==> inputs of trial 23 <==
// cnn_layer1
module cnn_layer1 (
    input         clk,
    input         rst,
    input  [7:0]  pix_in,
    input         pix_valid,
    output [15:0] mp_out0,
    output        mp_valid0,
    output [15:0] mp_out1,
    output        mp_valid1,
    output [15:0] mp_out2,
    output        mp_valid2
);
    wire [71:0] win_data;
    wire        win_valid;
    imageBuffer #(.dataWidth(8),.kernelWidth(3),.kernelHeight(3),.imageWidth(28)) IB (
        .i_clk(clk),
        .i_rst(rst),
        .i_pixel_data(pix_in),
        .i_pixel_data_valid(pix_valid),
        .o_data(win_data),
        .o_data_valid(win_valid)
    );
    Conv_ReLu_MaxPool #(.ConvKernel(1)) CRM1 (
        .inputData(win_data), .inputValid(win_valid), .clk(clk), .rst(rst),
        .MP_Out(mp_out0), .MPOut_valid(mp_valid0));
    Conv_ReLu_MaxPool #(.ConvKernel(2)) CRM2 (
        .inputData(win_data), .inputValid(win_valid), .clk(clk), .rst(rst),
        .MP_Out(mp_out1), .MPOut_valid(mp_valid1));
    Conv_ReLu_MaxPool #(.ConvKernel(3)) CRM3 (
        .inputData(win_data), .inputValid(win_valid), .clk(clk), .rst(rst),
        .MP_Out(mp_out2), .MPOut_valid(mp_valid2));
endmodule
export LEC_CHECK = 0
export ABC_AREA = 1
export CAP_MARGIN = 20
export CELL_PAD_IN_SITES_DETAIL_PLACEMENT = 1
export CORE_ASPECT_RATIO = 0.84
export CORE_MARGIN = 2
export CORE_UTILIZATION = 70
export CTS_CLUSTER_DIAMETER = 303
export CTS_CLUSTER_SIZE = 86
export GPL_TIMING_DRIVEN = 1
export SETUP_SLACK_MARGIN = 2.37
export SLEW_MARGIN = 20
create_clock -name core_clock -period 17.6 [get_ports {clk}]
run.sh (not shown) runs the stock make flow with config.mk's settings and CLKGATE_MAP_FILE=.
==> build 16: changes against trial 23 <==
==> flow/config.mk (replaced) <==
export PLATFORM = sky130hd
export DESIGN_NAME = cnn_layer1
export DESIGN_NICKNAME = cnn_layer1
export VERILOG_FILES = /design/flow/design.v
export SDC_FILE = /design/flow/constraint.sdc
export NUM_CORES = 4
export LEC_CHECK = 0
export CAP_MARGIN = 20
export CORE_MARGIN = 2
export CORE_UTILIZATION = 72
export PLACE_DENSITY_LB_ADDON = 0.0
export SETUP_SLACK_MARGIN = 2.05
export SLEW_MARGIN = 20
==> flow/constraint.sdc (replaced) <==
create_clock -name core_clock -period 6.92 [get_ports {clk}]
set_input_delay 1.3840 -clock core_clock [delete_from_list [all_inputs] [get_ports {clk}]]
set_output_delay 1.3840 -clock core_clock [all_outputs]
set_load 0.01 [all_outputs]
==> trial 56: changes against trial 23 <==
==> flow/config.mk (replaced) <==
export PLATFORM = sky130hd
export DESIGN_NAME = cnn_layer1
export DESIGN_NICKNAME = cnn_layer1
export VERILOG_FILES = /design/flow/design.v
export SDC_FILE = /design/flow/constraint.sdc
export NUM_CORES = 4
export LEC_CHECK = 0
export CAP_MARGIN = 20
export CORE_MARGIN = 2
export CORE_UTILIZATION = 70
export PLACE_DENSITY = 0.6
export SETUP_SLACK_MARGIN = 1.5
export SLEW_MARGIN = 20
==> flow/constraint.sdc (replaced) <==
create_clock -name core_clock -period 10.7 [get_ports {clk}]
set_input_delay 2.1400 -clock core_clock [delete_from_list [all_inputs] [get_ports {clk}]]
set_output_delay 2.1400 -clock core_clock [all_outputs]
set_load 0.01 [all_outputs]
==> comparison table <==
Run status: build 16 did not finish; trial 23 did not finish; trial 56 complete, but fails checks
Last stage reached: build 16 global routing; trial 23 global routing; trial 56 -
Layout check failures: build 16 -; trial 23 -; trial 56 max-capacitance violations, max-slew violations, negative setup slack
DP Cell Count: build 16 14406; trial 23 15520; trial 56 13480
Core Rows: build 16 159; trial 23 151; trial 56 161
Number of post-CTS setup repair buffers: build 16 143; trial 23 0; trial 56 86
Fraction of the core area occupied by cells at floorplan: build 16 72.4%; trial 23 70.3%; trial 56 70.4%
XOR/XNOR Fraction of Synth Area: build 16 3.74%; trial 23 2.69%; trial 56 3.74%
Post-synthesis cell area: build 16 0.136 mm2; trial 23 0.141 mm2; trial 56 0.136 mm2
Die width: build 16 438 um; trial 23 494 um; trial 56 444 um
Post-placement worst setup slack: build 16 -4460 ps; trial 23 5150 ps; trial 56 -661 ps
Synthesized chip area reported by yosys: build 16 0.136 mm2; trial 23 0.141 mm2; trial 56 0.136 mm2
Vertical die dimension: build 16 438 um; trial 23 416 um; trial 56 444 um
Register share after synthesis: build 16 47.4%; trial 23 45.4%; trial 56 47.4%
Synth Area in Simple Gates: build 16 5.83%; trial 23 10.5%; trial 56 5.83%
Detail Placement HPWL: build 16 302 mm; trial 23 437 mm; trial 56 273 mm
Cells after synthesis: build 16 10521; trial 23 12795; trial 56 10521
Number of cells upsized or downsized after cts: build 16 717; trial 23 0; trial 56 326
Area fraction in full adders, half adders and majority gates: build 16 30.1%; trial 23 28.9%; trial 56 30.1%
Number of buffers added by the clock tree synthesis step: build 16 212; trial 23 30; trial 56 216
Net Count, Synth: build 16 13121; trial 23 15395; trial 56 13121
Core outline area: build 16 0.187 mm2; trial 23 0.201 mm2; trial 56 0.193 mm2
Maximum level of the CTS H-tree: build 16 4; trial 23 1; trial 56 4
Instance area at placement: build 16 0.150 mm2; trial 23 0.146 mm2; trial 56 0.143 mm2
Average cell area after synthesis: build 16 12.9 um2; trial 23 11.1 um2; trial 56 12.9 um2
Area of the die: build 16 0.192 mm2; trial 23 0.206 mm2; trial 56 0.197 mm2
Total cells reported by yosys after synthesis: build 16 10521; trial 23 12795; trial 56 10521


==> 07-18: inputs <==
Starting RTL as in the previous note.
export LEC_CHECK = 0
export ABC_AREA = 1
export CAP_MARGIN = 20
export CELL_PAD_IN_SITES_GLOBAL_PLACEMENT = 3
export CORE_ASPECT_RATIO = 0.83
export CORE_MARGIN = 7
export CORE_UTILIZATION = 20
export CTS_CLUSTER_DIAMETER = 32
export GPL_TIMING_DRIVEN = 1
export MAX_ROUTING_LAYER = met4
export MIN_ROUTING_LAYER = met2
export PLACE_DENSITY_LB_ADDON = 0.01
export SLEW_MARGIN = 35
create_clock -name core_clock -period 19.1 [get_ports {clk}]
==> 02-02: changes against 07-18 <==
==> flow/config.mk (replaced) <==
export PLATFORM = sky130hd
export DESIGN_NAME = cnn_layer1
export DESIGN_NICKNAME = cnn_layer1
export VERILOG_FILES = /design/flow/design.v
export SDC_FILE = /design/flow/constraint.sdc
export NUM_CORES = 4
export LEC_CHECK = 0
export ABC_AREA = 1
export CAP_MARGIN = 20
export CELL_PAD_IN_SITES_DETAIL_PLACEMENT = 1
export CELL_PAD_IN_SITES_GLOBAL_PLACEMENT = 2
export CORE_MARGIN = 4
export CORE_UTILIZATION = 26
export CTS_CLUSTER_SIZE = 31
export GPL_ROUTABILITY_DRIVEN = 0
export GPL_TIMING_DRIVEN = 0
export HOLD_SLACK_MARGIN = -0.09
export MAX_ROUTING_LAYER = met4
export MIN_ROUTING_LAYER = met2
export PLACE_DENSITY_LB_ADDON = 0.21
export SETUP_SLACK_MARGIN = 1.8
export SLEW_MARGIN = 20
export TNS_END_PERCENT = 65
==> flow/constraint.sdc (replaced) <==
create_clock -name core_clock -period 14.0 [get_ports {clk}]
set_input_delay 2.8000 -clock core_clock [delete_from_list [all_inputs] [get_ports {clk}]]
set_output_delay 2.8000 -clock core_clock [all_outputs]
set_load 0.01 [all_outputs]
==> 11-24: changes against 07-18 <==
==> flow/config.mk (replaced) <==
export PLATFORM = sky130hd
export DESIGN_NAME = cnn_layer1
export DESIGN_NICKNAME = cnn_layer1
export VERILOG_FILES = /design/flow/design.v
export SDC_FILE = /design/flow/constraint.sdc
export NUM_CORES = 4
export LEC_CHECK = 0
export ABC_AREA = 1
export CAP_MARGIN = 15
export CORE_ASPECT_RATIO = 0.7
export CORE_MARGIN = 2
export CORE_UTILIZATION = 72
export CTS_CLUSTER_DIAMETER = 393
export CTS_CLUSTER_SIZE = 98
export PLACE_DENSITY = 0.42
export SETUP_SLACK_MARGIN = 0.5
export SLEW_MARGIN = 20
export TNS_END_PERCENT = 45
==> flow/constraint.sdc (replaced) <==
create_clock -name core_clock -period 5.88 [get_ports {clk}]
set_input_delay 1.1760 -clock core_clock [delete_from_list [all_inputs] [get_ports {clk}]]
set_output_delay 1.1760 -clock core_clock [all_outputs]
set_load 0.01 [all_outputs]
==> job_summary.md <==
### Flow metrics

| Metric | Value |
|---|---|
| Stopped at | global routing (5_1_grt) |
| Postcts setup bufs | between 50 and 60 |
| GP Congestion | ~1.2 |
| DP HPWL | about 360000 µm |
| Status | aborted with a tool error |
The numbers above come from 11-24.

==> job_summary.md <==
## PnR job results

| Metric | Value |
|---|---|
| Worst Path Buf+Inv | 9 |
| CP dominant cell by count | fa_1 |
| Postcts setup bufs | 0 |
| Status | no timing/DRC/antenna violations |
| CP max stage cell | edfxtp_1 |
| GP Congestion | around 0.99 |
| DP HPWL | around 450000 µm |
| Worst-Skew Late Latency | ~1.1 ns |
The numbers above come from 07-18.

==> job_summary.md <==
## PnR job results

| Metric | Value |
|---|---|
| Status | complete, but fails checks |
| Max_cap viols | 1 |
| Failing Checks | capacitance limit, slew limit |
| Postcts setup bufs | 25 |
| DP HPWL | 355000 µm |
| Slew Viols, Final | 4 |
The numbers above come from 02-02.



==> run C <==
Starting RTL as in the previous note.
Settings: LEC_CHECK=0, ABC_AREA=1, CAP_MARGIN=35, CELL_PAD_IN_SITES_DETAIL_PLACEMENT=2, CELL_PAD_IN_SITES_GLOBAL_PLACEMENT=3, CORE_MARGIN=2, CORE_UTILIZATION=52, CTS_CLUSTER_DIAMETER=204, CTS_CLUSTER_SIZE=31, HOLD_SLACK_MARGIN=0.21, MAX_ROUTING_LAYER=met4, PLACE_DENSITY=0.9, SETUP_SLACK_MARGIN=3.64, SLEW_MARGIN=10, TNS_END_PERCENT=55; clock period 14.0 ns.
==> run R (differences from run C) <==
- CAP_MARGIN: 35 -> 20
- CELL_PAD_IN_SITES_DETAIL_PLACEMENT: 2 -> unset
- CELL_PAD_IN_SITES_GLOBAL_PLACEMENT: 3 -> unset
- CORE_ASPECT_RATIO: unset -> 0.56
- CORE_UTILIZATION: 52 -> 43
- CTS_CLUSTER_DIAMETER: 204 -> unset
- CTS_CLUSTER_SIZE: 31 -> 45
- GPL_ROUTABILITY_DRIVEN: unset -> 0
- HOLD_SLACK_MARGIN: 0.21 -> unset
- MAX_ROUTING_LAYER: met4 -> unset
- PLACE_DENSITY: 0.9 -> unset
- SETUP_SLACK_MARGIN: 3.64 -> 5.0
- SLEW_MARGIN: 10 -> 20
- TNS_END_PERCENT: 55 -> 90
==> flow/constraint.sdc (replaced) <==
create_clock -name core_clock -period 16.8 [get_ports {clk}]
set_input_delay 3.3600 -clock core_clock [delete_from_list [all_inputs] [get_ports {clk}]]
set_output_delay 3.3600 -clock core_clock [all_outputs]
set_load 0.01 [all_outputs]
==> run D (differences from run C) <==
- CAP_MARGIN: 35 -> 20
- CELL_PAD_IN_SITES_DETAIL_PLACEMENT: 2 -> unset
- CELL_PAD_IN_SITES_GLOBAL_PLACEMENT: 3 -> unset
- CORE_UTILIZATION: 52 -> 71
- CTS_CLUSTER_DIAMETER: 204 -> 393
- CTS_CLUSTER_SIZE: 31 -> 98
- HOLD_SLACK_MARGIN: 0.21 -> unset
- MAX_ROUTING_LAYER: met4 -> unset
- PLACE_DENSITY: 0.9 -> 0.42
- SETUP_SLACK_MARGIN: 3.64 -> unset
- SLEW_MARGIN: 10 -> 20
- TNS_END_PERCENT: 55 -> unset
==> flow/constraint.sdc (replaced) <==
create_clock -name core_clock -period 5.88 [get_ports {clk}]
set_input_delay 1.1760 -clock core_clock [delete_from_list [all_inputs] [get_ports {clk}]]
set_output_delay 1.1760 -clock core_clock [all_outputs]
set_load 0.01 [all_outputs]
==> results.py <==
# Generated from Yosys and OpenROAD reports
metrics = {
    "yosys": {
        "synth.cellmix.adderShare_pct": 28.9,
    },
    "floorplanning": {
        "core_area_mm2": 0.327,
        "fp_util_pct": 43.2,
        "std_cell_rows": 157,
        "dieArea_mm2": 0.334,
        "die_x_um": 770,
    },
    "clock_tree": {
        "cts_sinks": 2279,
    },
    "critical_path": {
        "crit_path_frequent_cell": "fa_1",
        "cp.required_ns": 17.52,
    },
    "outcome": {
        "status": "complete, no violations",
    },
}
[end of results for run R]
==> results.py <==
# Generated from Yosys and OpenROAD reports
metrics = {
    "floorplanning": {
        "die_x_um": 526,
        "core_area_mm2": 0.271,
        "dieArea_mm2": 0.276,
        "std_cell_rows": 191,
        "fp_util_pct": 52.2,
    },
    "yosys": {
        "ys_types": 69,
        "synth.cellmix.adderShare_pct": 28.9,
    },
    "outcome": {
        "lastStage": "detailed placement (3_5_place_dp)",
        "status": "aborted with a tool error",
        "stop_error": "[ERROR DPL-0033] detailed placement checks failed during check placement.",
    },
}
[end of results for run C]
==> results.py <==
# Generated from Yosys and OpenROAD reports
metrics = {
    "outcome": {
        "status": "aborted with a tool error",
        "lastStage": "global routing (5_1_grt)",
        "stop_error": "[ERROR GRT-0232] Routing congestion too high. Check the congestion heatmap in the GUI.",
    },
    "floorplanning": {
        "die_x_um": 450,
        "fp_util_pct": 71.6,
        "dieArea_mm2": 0.203,
    },
    "clock_tree": {
        "cts_sinks": 2279,
    },
}
[end of results for run D]
